## a_filter_approx
module a_filter_approx(
    input [31:0] x_in,
    input clk,
    input [5:0] reset,
    output [31:0] y_out);
Settings: LEC_CHECK=0, ABC_AREA=0, CAP_MARGIN=20, CORE_MARGIN=2, CORE_UTILIZATION=65, CTS_CLUSTER_SIZE=85, PLACE_DENSITY_LB_ADDON=0.0, SETUP_SLACK_MARGIN=1.55, SLEW_MARGIN=20, TNS_END_PERCENT=5; clock period 5.35 ns.
run.sh (not shown) runs the stock make flow with config.mk's settings and CLKGATE_MAP_FILE=.
The starting point produced a layout that fails on setup timing.
==> next run, changes <==
ABC_AREA = 1   (was 0)
PLACE_DENSITY_LB_ADDON = unset   (was 0.0)
SETUP_SLACK_MARGIN = 1.56   (was 1.55)
TNS_END_PERCENT = unset   (was 5)
With this change the flow stopped in 5_1_grt, error GRT-0232; die size climbs by 15%; area after synthesis rises by 16%; synthesized cell count increases by 39%.
==> next run, changes <==
ABC_AREA = unset   (was 1)
CORE_UTILIZATION = 40   (was 65)
CTS_CLUSTER_SIZE = unset   (was 85)
SETUP_SLACK_MARGIN = unset   (was 1.56)
clock period = 9.35 ns   (was 5.35 ns; I/O delays follow)
The changed run went through all stages and came out clean.
Synthesized area came out lower by roughly a tenth.
Die area came out higher by well over a third.
Synthesized cell count came out lower by a quarter to a third.
==> next run, changes <==
CORE_UTILIZATION = 72   (was 40)
CTS_CLUSTER_DIAMETER = 91   (was unset)
PLACE_DENSITY = 0.4   (was unset)
clock period = 6.64 ns   (was 9.35 ns; I/O delays follow)
=> This time the run completed, yet does not pass: setup timing. Area after synthesis stays the same. Count of clock-buffer cells in the layout decreases by 13. Final cell count decreases by 5.9%. Via count increases by 9.9%. First-iteration DRC count increases by 56%.
==> next run, changes <==
CTS_CLUSTER_DIAMETER = unset   (was 91)
PLACE_DENSITY = 0.67   (was 0.4)
clock period = 7.25 ns   (was 6.64 ns; I/O delays follow)
The changed run completed and failed the layout checks on setup timing.
Setup slack gets better by 460 ps.
Design area fell by about 3.7%.
Synthesized area does not change.
Routed wire length fell by about 9%.
Sequential cell count does not change.
Count of clock-buffer cells in the layout fell by 5.
Global-route usage fell by 1.9 points.

* * *

a_filter_approx again, from the RTL that the note above started with.
clock: 5.94 ns
lec_check: 0
abc_area: 1
cap_margin: 20
core_aspect_ratio: 1.36
core_margin: 2
core_utilization: 72
cts_cluster_diameter: 392
cts_cluster_size: 96
slew_margin: 20
The starting point died in global routing (5_1_grt) on GRT-0232.
Rerun with:
- CORE_ASPECT_RATIO: 1.36 -> unset
- CTS_CLUSTER_DIAMETER: 392 -> 234
- CTS_CLUSTER_SIZE: 96 -> unset
- PLACE_DENSITY_LB_ADDON: unset -> 0.21
- clock period: 5.94 -> 6.61 ns (I/O delays scaled with it)
=> The new run produced a layout that fails on negative setup slack. Die size hardly moves. Synthesized area is unchanged. Synthesized cell count is unchanged.
Rerun with:
- ABC_AREA: 1 -> unset
- CORE_ASPECT_RATIO: unset -> 0.9
- CTS_CLUSTER_DIAMETER: 234 -> unset
- SETUP_SLACK_MARGIN: unset -> 1.76
- clock period: 6.61 -> 6.31 ns (I/O delays scaled with it)
Result: The changed run finished but fails on negative setup slack; area after synthesis goes down by 14%; flip-flop count stays the same; global-route usage goes down by 5.7 points; hold slack improves by 0.025 ns; die area goes down by 13%.
Rerun with:
- CORE_ASPECT_RATIO: 0.9 -> unset
- PLACE_DENSITY: unset -> 0.77
- PLACE_DENSITY_LB_ADDON: 0.21 -> unset
- SETUP_SLACK_MARGIN: 1.76 -> unset
- clock period: 6.31 -> 7.29 ns (I/O delays scaled with it)
Outcome: The new run finished but failed the layout checks on negative setup slack. Critical path depth goes down by 3. Cell count goes down by 3.8%. Setup slack improves by 1.4 ns. Hold slack hardly moves. Design area goes down by 11%. Global-route usage came out lower by 7.3 points. Count of clock-buffer cells in the layout went up by 10. Non-clock buffer count went down by 236. Clock skew hardly moves.

--- another note on this design; it stands on its own ---

## run A
## a_filter_approx
module a_filter_approx(
    input [31:0] x_in,
    input clk,
    input [5:0] reset,
    output [31:0] y_out);
Size: about 7000 cells after synthesis, about 0.051 mm² of cells after synthesis.
Settings: LEC_CHECK=0, ABC_AREA=1, CAP_MARGIN=20, CORE_MARGIN=2, CORE_UTILIZATION=72, CTS_CLUSTER_DIAMETER=392, CTS_CLUSTER_SIZE=96, PLACE_DENSITY=0.39, SLEW_MARGIN=20; clock period 5.94 ns.
run.sh (not shown) runs the stock make flow with config.mk's settings and CLKGATE_MAP_FILE=.
Stage in which a tool error killed run A: global routing.
## Diff of input files: run B against run A
Settings: ABC_AREA no longer set, was 1; CTS_CLUSTER_DIAMETER no longer set, was 392; SETUP_SLACK_MARGIN now -0.46, previously not set; PLACE_DENSITY no longer set, was 0.39; CTS_CLUSTER_SIZE no longer set, was 96; the clock period (ns, I/O delays scaled along) now 6.26, was 5.94.
==> results <==
Run B: xor and xnor fraction of the mapped netlist area is 0.78 points higher than what run A reported.
Going from run A to run B, post-synthesis mux area share has remained practically unchanged, distinct cell type count of the synthesized netlist has increased, area of the placeable core has decreased, number of port buffers has remained practically unchanged, total cells reported by yosys after synthesis has decreased.
Layout checks on run B: not met. Flow itself completed; violations: setup timing.
Taking run A over run B, the die extent in x ratio works out to 1.07.
From run A to run B the numbers moved as follows: area enclosed by the die boundary moved down, area after synthesis moved down.
> inputs changed (run B -> run C)
Settings: setting PLACE_DENSITY to 0.35 for the first time; changing SETUP_SLACK_MARGIN from -0.46 to 2.08; changing the clock period (ns, I/O delays scaled along) from 6.26 to 7.25.
Findings:
In run C the implementation ran to completion but is not tape-out ready, as the final checks report setup timing. Row wire length after detailed routing: run C higher / run B lower. Relative to run B, wire length of the first global-routing pass has gone down in run C. Count of inverters other than clock inverters in the layout came out exactly the same in run C and run B. As of run C, via count of the first global-routing pass had fallen by a few percent compared to run B.
For run D, these inputs were changed with respect to run C:
Settings: removing PLACE_DENSITY (formerly 0.35); removing SETUP_SLACK_MARGIN (formerly 2.08); setting PLACE_DENSITY_LB_ADDON to 0.21 for the first time; changing the clock period (ns, I/O delays scaled along) from 7.25 to 7.88.
[summary]
[flow] run C | stages: complete | final checks: fail | reason: setup timing
Run D: all stages complete, timing, DRC and antenna checks passed
Sequential share of layout area delta for run D relative to run C: 2.0 points higher
The source of the critical timing path comes out sixth_stage.Samples_out[5]$_SDFF_PP0_ in one run and sixth_stage.Samples_out[4]$_SDFF_PP0_ in the other, namely in run C and run D respectively.
Looking at setup slack, run D sits 680 ps above run C.
The endpoint arrival time on the critical path reported for run D is smaller than that of run C by 180 ps.

* * *

a_filter_approx again, from the RTL that the note above started with.
make LEC_CHECK=0 ABC_AREA=1 CAP_MARGIN=40 CORE_MARGIN=2 CORE_UTILIZATION=72 HOLD_SLACK_MARGIN=0.29 SETUP_SLACK_MARGIN=-0.42 SLEW_MARGIN=20 finish   # period 5.45 ns
The baseline did not get past 5_1_grt, error GRT-0116.
Change:
Settings changed: ABC_AREA 1 to default, CAP_MARGIN 40 to 20, CORE_UTILIZATION 72 to 40, HOLD_SLACK_MARGIN 0.29 to default, SETUP_SLACK_MARGIN -0.42 to default.
Clock period 5.45 ns to 10.0 ns, I/O delays scaled along.
Now the flow ran to the end with no violations.
Area after synthesis decreases by 14%.
Synthesized cell count decreases by 28%.
Die area increases by 55%.
